// my_top_architecture
module my_top_architecture (
    input clock,
    input resetn,
    input tunning,  
    input mode_switch,  
    input increment_button,  
    output wire [47:0] segment_out
);
Size in the first run: about 2600 cells after synthesis, roughly 0.017 mm2 of cells after synthesis.
Settings: LEC_CHECK=0, ABC_AREA=1, CAP_MARGIN=35, CORE_ASPECT_RATIO=0.5, CORE_MARGIN=6, CORE_UTILIZATION=38, CTS_CLUSTER_DIAMETER=387, CTS_CLUSTER_SIZE=93, GPL_ROUTABILITY_DRIVEN=0, HOLD_SLACK_MARGIN=0.3, MAX_ROUTING_LAYER=met5, MIN_ROUTING_LAYER=met1, PLACE_DENSITY_LB_ADDON=0.05, SETUP_SLACK_MARGIN=-0.95, SLEW_MARGIN=5, TNS_END_PERCENT=15; clock period 10.7 ns.
run.sh (not shown) runs the stock make flow with config.mk's settings and CLKGATE_MAP_FILE=.
The starting point finished with negative setup slack left.
Then changed:
CAP_MARGIN = 20   (was 35)
CORE_ASPECT_RATIO = default   (was 0.5)
CORE_MARGIN = 2   (was 6)
CORE_UTILIZATION = 72   (was 38)
CTS_CLUSTER_DIAMETER = default   (was 387)
CTS_CLUSTER_SIZE = 10   (was 93)
GPL_ROUTABILITY_DRIVEN = default   (was 0)
HOLD_SLACK_MARGIN = default   (was 0.3)
MAX_ROUTING_LAYER = default   (was met5)
MIN_ROUTING_LAYER = default   (was met1)
SETUP_SLACK_MARGIN = default   (was -0.95)
SLEW_MARGIN = 20   (was 5)
clock period = 8.45 ns   (was 10.7 ns; I/O delays follow)
=> This time the run failed in global routing (DPL-0038). Die size is lower by 51%. Area after synthesis is unchanged. Synthesized cell count is unchanged.
Then changed:
ABC_AREA = default   (was 1)
CORE_UTILIZATION = 66   (was 72)
CTS_CLUSTER_DIAMETER = 220   (was default)
CTS_CLUSTER_SIZE = default   (was 10)
PLACE_DENSITY_LB_ADDON = default   (was 0.05)
TNS_END_PERCENT = default   (was 15)
clock period = 12.1 ns   (was 8.45 ns; I/O delays follow)
This time the run completed with no timing, DRC or antenna violations.
Die area climbs by well over a third.
Area after synthesis is higher by well over a third.
Synthesized cell count came out higher by about a fifth.
Then changed:
CORE_UTILIZATION = 40   (was 66)
CTS_CLUSTER_DIAMETER = default   (was 220)
PLACE_DENSITY = 0.6   (was default)
clock period = 12.0 ns   (was 12.1 ns; I/O delays follow)
Effect: The changed run completed with no timing, DRC or antenna violations; non-clock buffer count fell by 12; global-route usage falls by 13 points; synthesized area stays the same; sequential share of layout area falls by 0.26 points; routed wire length grows by 2.1%; clock-buffer cell count stays the same.
Then changed:
CORE_UTILIZATION = 65   (was 40)
SETUP_SLACK_MARGIN = 3.89   (was default)
clock period = 15.0 ns   (was 12.0 ns; I/O delays follow)
After rerunning: The changed run produced a clean layout. Core utilization climbs by 41 points. Non-clock buffer count climbs by 220. Design area climbs by about a fifth. Maximum frequency drops by a few percent. Final cell count drops slightly. Sequential share of layout area drops by 2.3 points.

========
## run A
The RTL this note starts from:
==> flow/design.v <==
module edge_detector (
    input clock,
    input resetn,
    input increment_button,
    input tunning,
    output reg increment_signal
);
reg increment_button_prev;
reg reset_delay;  
always @(posedge clock or negedge resetn) begin
    if (!resetn) begin
        increment_button_prev <= 0;
        increment_signal <= 0;
        reset_delay <= 1'b1;  
    end else begin
        if (reset_delay != 1'b0) begin
            reset_delay <= reset_delay - 1'b1;
            increment_signal <= 0;  
        end else begin
            if (!increment_button_prev && increment_button && tunning) begin
                increment_signal <= 1;  
            end else begin
                increment_signal <= 0;  
            end
        end
        increment_button_prev <= increment_button;  
    end
end
endmodule
module my_counter #
(
    parameter counter_size = 31,
    parameter counter_limit = 32'd50000000
)
(
    input clock,
    input resetn,
    input enable,
    output reg [counter_size:0] counter
);
always @ (posedge clock or negedge resetn)
begin
    if (resetn == 1'b0) begin
        counter <= 'b0;
    end
    else begin
        if (enable == 1'b1) begin
            if (counter == counter_limit) begin
                counter <= 'b0;
            end
            else begin
                counter <= counter + 1'b1;
            end    
        end
        else begin
            counter <= counter;
        end
    end
end
endmodule
module my_signal_pulse #(
	parameter signal_period_one = 32'd50000000
)
(
input clock,
input resetn,
input [31:0] counter, 
output reg signal_gen
);
always @ (posedge clock or negedge resetn)
begin
  if(resetn == 1'b0) begin
    signal_gen <= 1'b0;
   end  
   else begin
	if(counter == signal_period_one) begin
		signal_gen <= 1'b1;
	end
	else begin
		signal_gen <= 1'b0;
	end
   end 
end
endmodule
module my_decoder (
    input clock,
    input resetn,
    input [31:0] seconds_in,
    input [31:0] minutes_in,
    input [31:0] hours_in,
    output reg [47:0] segment_out  
);
function [7:0] digit_to_segment;
    input [3:0] digit;
    case (digit)
        4'd0: digit_to_segment = 8'b11000000;  
        4'd1: digit_to_segment = 8'b11111001;  
        4'd2: digit_to_segment = 8'b10100100;  
        4'd3: digit_to_segment = 8'b10110000;  
        4'd4: digit_to_segment = 8'b10011001;  
        4'd5: digit_to_segment = 8'b10010010;  
        4'd6: digit_to_segment = 8'b10000010;  
        4'd7: digit_to_segment = 8'b11111000;  
        4'd8: digit_to_segment = 8'b10000000;  
        4'd9: digit_to_segment = 8'b10010000;  
        default: digit_to_segment = 8'b11000000;  
    endcase
endfunction
always @(posedge clock or negedge resetn) begin
    if (!resetn) begin
        segment_out <= {digit_to_segment(4'd0), digit_to_segment(4'd0), digit_to_segment(4'd0),
		  digit_to_segment(4'd0), digit_to_segment(4'd0), digit_to_segment(4'd0)};  
    end else begin
        if (seconds_in < 32'd60 && minutes_in < 32'd60 && hours_in < 32'd24) begin
            segment_out[7:0]   <= digit_to_segment(seconds_in % 10);  
            segment_out[15:8]  <= digit_to_segment(seconds_in / 10);  
            segment_out[23:16] <= digit_to_segment(minutes_in % 10);  
            segment_out[31:24] <= digit_to_segment(minutes_in / 10);  
            segment_out[39:32] <= digit_to_segment(hours_in % 10);    
            segment_out[47:40] <= digit_to_segment(hours_in / 10);    
        end else begin
            segment_out <= {digit_to_segment(4'd0), digit_to_segment(4'd0), digit_to_segment(4'd0), 
				digit_to_segment(4'd0), digit_to_segment(4'd0), digit_to_segment(4'd0)}; 
        end
    end
end
endmodule
module my_top_architecture (
    input clock,
    input resetn,
    input tunning,  
    input mode_switch,  
    input increment_button,  
    output wire [47:0] segment_out
);
wire [31:0] main_counter;
wire [31:0] seconds_counter;
wire [31:0] minutes_counter;
wire [31:0] hours_counter;
wire enable_seconds_counter;
wire enable_minutes_counter;
wire enable_hours_counter;
wire increment_signal;  
edge_detector edge_detector_inst (
    .clock(clock),
    .resetn(resetn),
    .increment_button(increment_button),
    .tunning(tunning),
    .increment_signal(increment_signal)
);
my_counter #(
    .counter_size(31),
    .counter_limit(32'd999)  
) main_counter_inst (
    .clock(clock),
    .resetn(resetn),
    .enable(1'b1),  
    .counter(main_counter)
);
my_signal_pulse #(
    .signal_period_one(32'd999)  
) my_signal_pulse_inst (
    .clock(clock),
    .resetn(resetn),
    .counter(main_counter),
    .signal_gen(enable_seconds_counter)  
);
my_counter #(
    .counter_size(31),
    .counter_limit(32'd59)  
) seconds_counter_inst (
    .clock(clock),
    .resetn(resetn),
    .enable(enable_seconds_counter && !tunning),  
    .counter(seconds_counter)
);
assign enable_minutes_counter = (enable_seconds_counter && (seconds_counter == 32'd59) && !tunning);
my_counter #(
    .counter_size(31),
    .counter_limit(32'd59)
) minutes_counter_inst (
    .clock(clock),
    .resetn(resetn),
    .enable(enable_minutes_counter || (increment_signal && mode_switch)),  
    .counter(minutes_counter)
);
assign enable_hours_counter = (enable_minutes_counter && (minutes_counter == 32'd59) && !tunning);
my_counter #(
    .counter_size(31),
    .counter_limit(32'd23)  
) hours_counter_inst (
    .clock(clock),
    .resetn(resetn),
    .enable(enable_hours_counter || (increment_signal && !mode_switch)),  
    .counter(hours_counter)
);
my_decoder my_decoder_inst (
    .clock(clock),
    .resetn(resetn),
    .seconds_in(seconds_counter),
    .minutes_in(minutes_counter),
    .hours_in(hours_counter),
    .segment_out(segment_out)
);
endmodule
Settings: LEC_CHECK=0, ABC_AREA=1, CAP_MARGIN=20, CORE_MARGIN=2, CORE_UTILIZATION=70, CTS_CLUSTER_DIAMETER=380, CTS_CLUSTER_SIZE=36, PLACE_DENSITY=0.64, SETUP_SLACK_MARGIN=2.85, SLEW_MARGIN=20; clock period 9.65 ns.
Stage in which a tool error killed run A: global routing (5_1_grt).
The inputs of run B differ from those of run A as listed below.
Settings: swapping 70 for 66 in CORE_UTILIZATION; clearing CTS_CLUSTER_SIZE, which used to be 36; clearing SETUP_SLACK_MARGIN, which used to be 2.85; swapping 0.64 for 0.6 in PLACE_DENSITY; clearing CTS_CLUSTER_DIAMETER, which used to be 380; swapping 9.65 for 12.0 in the clock period (ns, I/O delays scaled along).
Notes after the runs:
Run B finished all stages; the layout is clean.
Per the comparison of run B with run A, die area went up 1500 um^2; setup fix buffers added after clock tree synthesis fell 75; number of gates given a new drive strength after cts lost 348.
Placed wire-length estimate after detailed placement (run A / run B): 1.10
Edits applied to the flow inputs when going from run B to run C:
Settings: CORE_UTILIZATION changed from 66 to 51; ABC_AREA removed (was 1); the clock period (ns, I/O delays scaled along) changed from 12.0 to 21.0.
Findings:
Looking at post-synthesis instance area across both flows, run C is the weaker of the two, with run B ahead. In the metrics for run C and run B, the one carrying the higher routed wire length is run C. Looking only at xor/xnor cell area share of the yosys netlist, and setting everything else aside, the higher value of run C and run B goes to run C.
The inputs of run D differ from those of run C as listed below.
Settings: CORE_UTILIZATION: 51 -> 36; the clock period (ns, I/O delays scaled along): 21.0 -> 16.5.
Results
On total die size: between run C and run D, it ends up lower for run C. The wire length of the first global-routing pass was comparable across run C and run D. Run D against run C: smallest hold slack saw an increase; weighted congestion reported at the end of routability-driven placement saw a decrease; number of synthesized register bits saw little to no change.
Input-level comparison between run E and run D:
Settings: CORE_UTILIZATION changed from 36 to 72; CTS_CLUSTER_DIAMETER newly set to 98; ABC_AREA newly set to 1; the clock period (ns, I/O delays scaled along) changed from 16.5 to 10.3.
Findings:
The log for run E ends in global routing (5_1_grt) with error DPL-0038, so the run never completed. Delta (run E minus run D): mux contribution to synthesized area has decreased; area of the synthesized netlist per yosys stat has decreased; post-synthesis cell count from yosys has decreased. Looking at post-synthesis share of cell area spent on full adders, half adders and majority gates, run E sits 0.58 points higher than run D does. Taking run D over run E, the synthesized instance count ratio works out to 1.20. Number of distinct library cells after synthesis was lower in the run labelled run E. Combinational family with the most area after synthesis: AND-OR/OR-AND gates -> run D, simple AND/OR/NAND/NOR gates -> run E. Summary of run E over run D: worst slack after detailed placement fell by 3.63 ns; area fraction in compound gates after synthesis fell by 27 points; number of cells upsized or downsized after cts rose by 372; last weighted congestion value of the routability-driven placer rose by 4.0%.
